==> flow/design.v <==
module alu_top (
    input             clk,
    input      [7:0]  a_in,
    input      [7:0]  b_in,
    input      [3:0]  command_in,
    input             oe,
    output reg [15:0] d_out
);
    reg [7:0] a_q, b_q;
    reg [3:0] cmd_q;
    reg       oe_q;
    wire [15:0] alu_out;
    always @(posedge clk) begin
        a_q   <= a_in;
        b_q   <= b_in;
        cmd_q <= command_in;
        oe_q  <= oe;
        d_out <= alu_out;
    end
    alu u_alu (.a_in(a_q), .b_in(b_q), .command_in(cmd_q), .oe(oe_q), .d_out(alu_out));
endmodule

module alu ( input [7:0]a_in,b_in,input [3:0]command_in,input oe,output [15:0]d_out);
	parameter 	ADD = 4'b0000,
				INC = 4'b0001,
				SUB =  4'b0010,
				DEC = 4'b0011,
				MUL = 4'b0100,
				DIV = 4'b0101,
				SHL = 4'b0110,
				SHR = 4'b0111,
				AND = 4'b1000,
				OR = 4'b1001,
				INV = 4'b1010,
				NAND = 4'b1011,
				NOR = 4'b1100,
				XOR = 4'b1101,
				XNOR = 4'b1110,
				BUF = 4'b1111;
	reg [15:0] out;
	always@(command_in,a_in,b_in)
		begin
			case(command_in)
				ADD : out = a_in+b_in;
				INC : out = a_in+1'b1;
				SUB : out = a_in-b_in;
				DEC : out = a_in-1'b1;
				MUL : out = a_in*b_in;
				DIV : out = (b_in == 8'd0) ? 16'hFFFF : a_in/b_in;
				SHL : out = a_in<<1;
				SHR : out = a_in>>1;
				AND : out = a_in&&b_in;
				OR : out = a_in||b_in;
				INV : out = !(a_in);
				NAND : out = ~(a_in&b_in);
				NOR : out = ~(a_in|b_in);
				XOR : out = a_in^b_in;
				XNOR : out = a_in~^b_in;
				BUF : out = a_in;
			endcase
		end
	assign d_out = (oe) ? out : 16'h0000;
endmodule  
==> flow/config.mk <==
export PLATFORM = sky130hd
export DESIGN_NAME = alu_top
export DESIGN_NICKNAME = alu_top
export VERILOG_FILES = /design/flow/design.v
export SDC_FILE = /design/flow/constraint.sdc
export NUM_CORES = 4
export LEC_CHECK = 0
export ABC_AREA = 0
export CAP_MARGIN = 15
export CORE_ASPECT_RATIO = 0.87
export CORE_MARGIN = 2
export CORE_UTILIZATION = 46
export CTS_CLUSTER_DIAMETER = 390
export GPL_TIMING_DRIVEN = 0
export SETUP_SLACK_MARGIN = 2.69
export SLEW_MARGIN = 40
==> flow/constraint.sdc <==
create_clock -name core_clock -period 16.9 [get_ports {clk}]
set_input_delay 3.3800 -clock core_clock [delete_from_list [all_inputs] [get_ports {clk}]]
set_output_delay 3.3800 -clock core_clock [all_outputs]
set_load 0.01 [all_outputs]
run.sh (not shown) runs the stock make flow with config.mk's settings and CLKGATE_MAP_FILE=.
The starting point finished but fails on negative setup slack.
Edit:
- CAP_MARGIN: 15 -> 0
- CORE_UTILIZATION: 46 -> 55
- CTS_CLUSTER_DIAMETER: 390 -> 137
- CTS_CLUSTER_SIZE: not set -> 82
- GPL_ROUTABILITY_DRIVEN: not set -> 0
- HOLD_SLACK_MARGIN: not set -> 0.07
- MAX_ROUTING_LAYER: not set -> met4
- TNS_END_PERCENT: not set -> 80
Outcome:
- The new run finished with negative setup slack left
- final cell count drops by 3.0%
- core utilization climbs by 12 points
- wire length climbs by 0.77%
- global-route usage climbs by 6.6 points
- final area drops by 1.8%
Edit:
- ABC_AREA: 0 -> 1
- CAP_MARGIN: 0 -> 15
- CORE_UTILIZATION: 55 -> 72
- CTS_CLUSTER_DIAMETER: 137 -> 354
- CTS_CLUSTER_SIZE: 82 -> 19
- GPL_ROUTABILITY_DRIVEN: 0 -> not set
- GPL_TIMING_DRIVEN: 0 -> not set
- HOLD_SLACK_MARGIN: 0.07 -> not set
- MAX_ROUTING_LAYER: met4 -> not set
- TNS_END_PERCENT: 80 -> not set
- clock period: 16.9 -> 24.6 ns (I/O delays scaled with it)
The new run aborted during global routing (5_1_grt) on DPL-0038.
Die area fell by 21%.
Area after synthesis came out higher by 2.5%.
Synthesized cell count came out higher by 22%.

--- another note on this design; it stands on its own ---

==> flow/design.v <==
module alu_top (
    input             clk,
    input      [7:0]  a_in,
    input      [7:0]  b_in,
    input      [3:0]  command_in,
    input             oe,
    output reg [15:0] d_out
);
    reg [7:0] a_q, b_q;
    reg [3:0] cmd_q;
    reg       oe_q;
    wire [15:0] alu_out;
    always @(posedge clk) begin
        a_q   <= a_in;
        b_q   <= b_in;
        cmd_q <= command_in;
        oe_q  <= oe;
        d_out <= alu_out;
    end
    alu u_alu (.a_in(a_q), .b_in(b_q), .command_in(cmd_q), .oe(oe_q), .d_out(alu_out));
endmodule

module alu ( input [7:0]a_in,b_in,input [3:0]command_in,input oe,output [15:0]d_out);
	parameter 	ADD = 4'b0000,
				INC = 4'b0001,
				SUB =  4'b0010,
				DEC = 4'b0011,
				MUL = 4'b0100,
				DIV = 4'b0101,
				SHL = 4'b0110,
				SHR = 4'b0111,
				AND = 4'b1000,
				OR = 4'b1001,
				INV = 4'b1010,
				NAND = 4'b1011,
				NOR = 4'b1100,
				XOR = 4'b1101,
				XNOR = 4'b1110,
				BUF = 4'b1111;
	reg [15:0] out;
	always@(command_in,a_in,b_in)
		begin
			case(command_in)
				ADD : out = a_in+b_in;
				INC : out = a_in+1'b1;
				SUB : out = a_in-b_in;
				DEC : out = a_in-1'b1;
				MUL : out = a_in*b_in;
				DIV : out = (b_in == 8'd0) ? 16'hFFFF : a_in/b_in;
				SHL : out = a_in<<1;
				SHR : out = a_in>>1;
				AND : out = a_in&&b_in;
				OR : out = a_in||b_in;
				INV : out = !(a_in);
				NAND : out = ~(a_in&b_in);
				NOR : out = ~(a_in|b_in);
				XOR : out = a_in^b_in;
				XNOR : out = a_in~^b_in;
				BUF : out = a_in;
			endcase
		end
	assign d_out = (oe) ? out : 16'h0000;
endmodule  
Settings: LEC_CHECK=0, ABC_AREA=1, CAP_MARGIN=0, CORE_ASPECT_RATIO=0.87, CORE_MARGIN=2, CORE_UTILIZATION=72, CTS_CLUSTER_DIAMETER=354, HOLD_SLACK_MARGIN=0.29, PLACE_DENSITY=0.64, SETUP_SLACK_MARGIN=-0.95, SLEW_MARGIN=40; clock period 21.1 ns.
run.sh (not shown) runs the stock make flow with config.mk's settings and CLKGATE_MAP_FILE=.
The baseline stopped in clock tree synthesis on DPL-0038.
==> next run, changes <==
- ABC_AREA: 1 -> default
- CORE_ASPECT_RATIO: 0.87 -> default
- CORE_UTILIZATION: 72 -> 70
- CTS_CLUSTER_DIAMETER: 354 -> default
- HOLD_SLACK_MARGIN: 0.29 -> default
- SETUP_SLACK_MARGIN: -0.95 -> -1.37
- SLEW_MARGIN: 40 -> 20
- clock period: 21.1 -> 21.6 ns (I/O delays scaled with it)
After rerunning: With this change the flow produced a layout that fails on negative setup slack; die size increases by 0.30%; synthesized cell count decreases by 18%; area after synthesis decreases by 2.5%.
==> next run, changes <==
- CAP_MARGIN: 0 -> 20
- CORE_UTILIZATION: 70 -> 40
- PLACE_DENSITY: 0.64 -> default
- SETUP_SLACK_MARGIN: -1.37 -> default
- clock period: 21.6 -> 23.5 ns (I/O delays scaled with it)
Result: The changed run went through all stages and came out clean. Via count goes down by about a fifth. Register-to-register slack is better by 3.9 ns. Cell area goes down by a few percent. Area after synthesis is unchanged. Non-clock buffer count goes down by 105. Sequential share of layout area climbs by 0.21 points. Wire length decreases by a quarter to a third. Clock skew barely changes. Cell count came out higher by a few percent.
==> next run, changes <==
- CAP_MARGIN: 20 -> 40
- CORE_UTILIZATION: 40 -> 70
- HOLD_SLACK_MARGIN: default -> 0.29
- clock period: 23.5 -> 22.2 ns (I/O delays scaled with it)
Result: The new run ended with an error in global routing; die area came out lower by 42%; area after synthesis does not change; synthesized cell count is unchanged.
==> next run, changes <==
- CAP_MARGIN: 40 -> 5
- HOLD_SLACK_MARGIN: 0.29 -> default
- SETUP_SLACK_MARGIN: default -> 2.79
- clock period: 22.2 -> 10.6 ns (I/O delays scaled with it)
After rerunning: The changed run died in clock tree synthesis; die area does not change; synthesized cell count does not change; area after synthesis is unchanged.
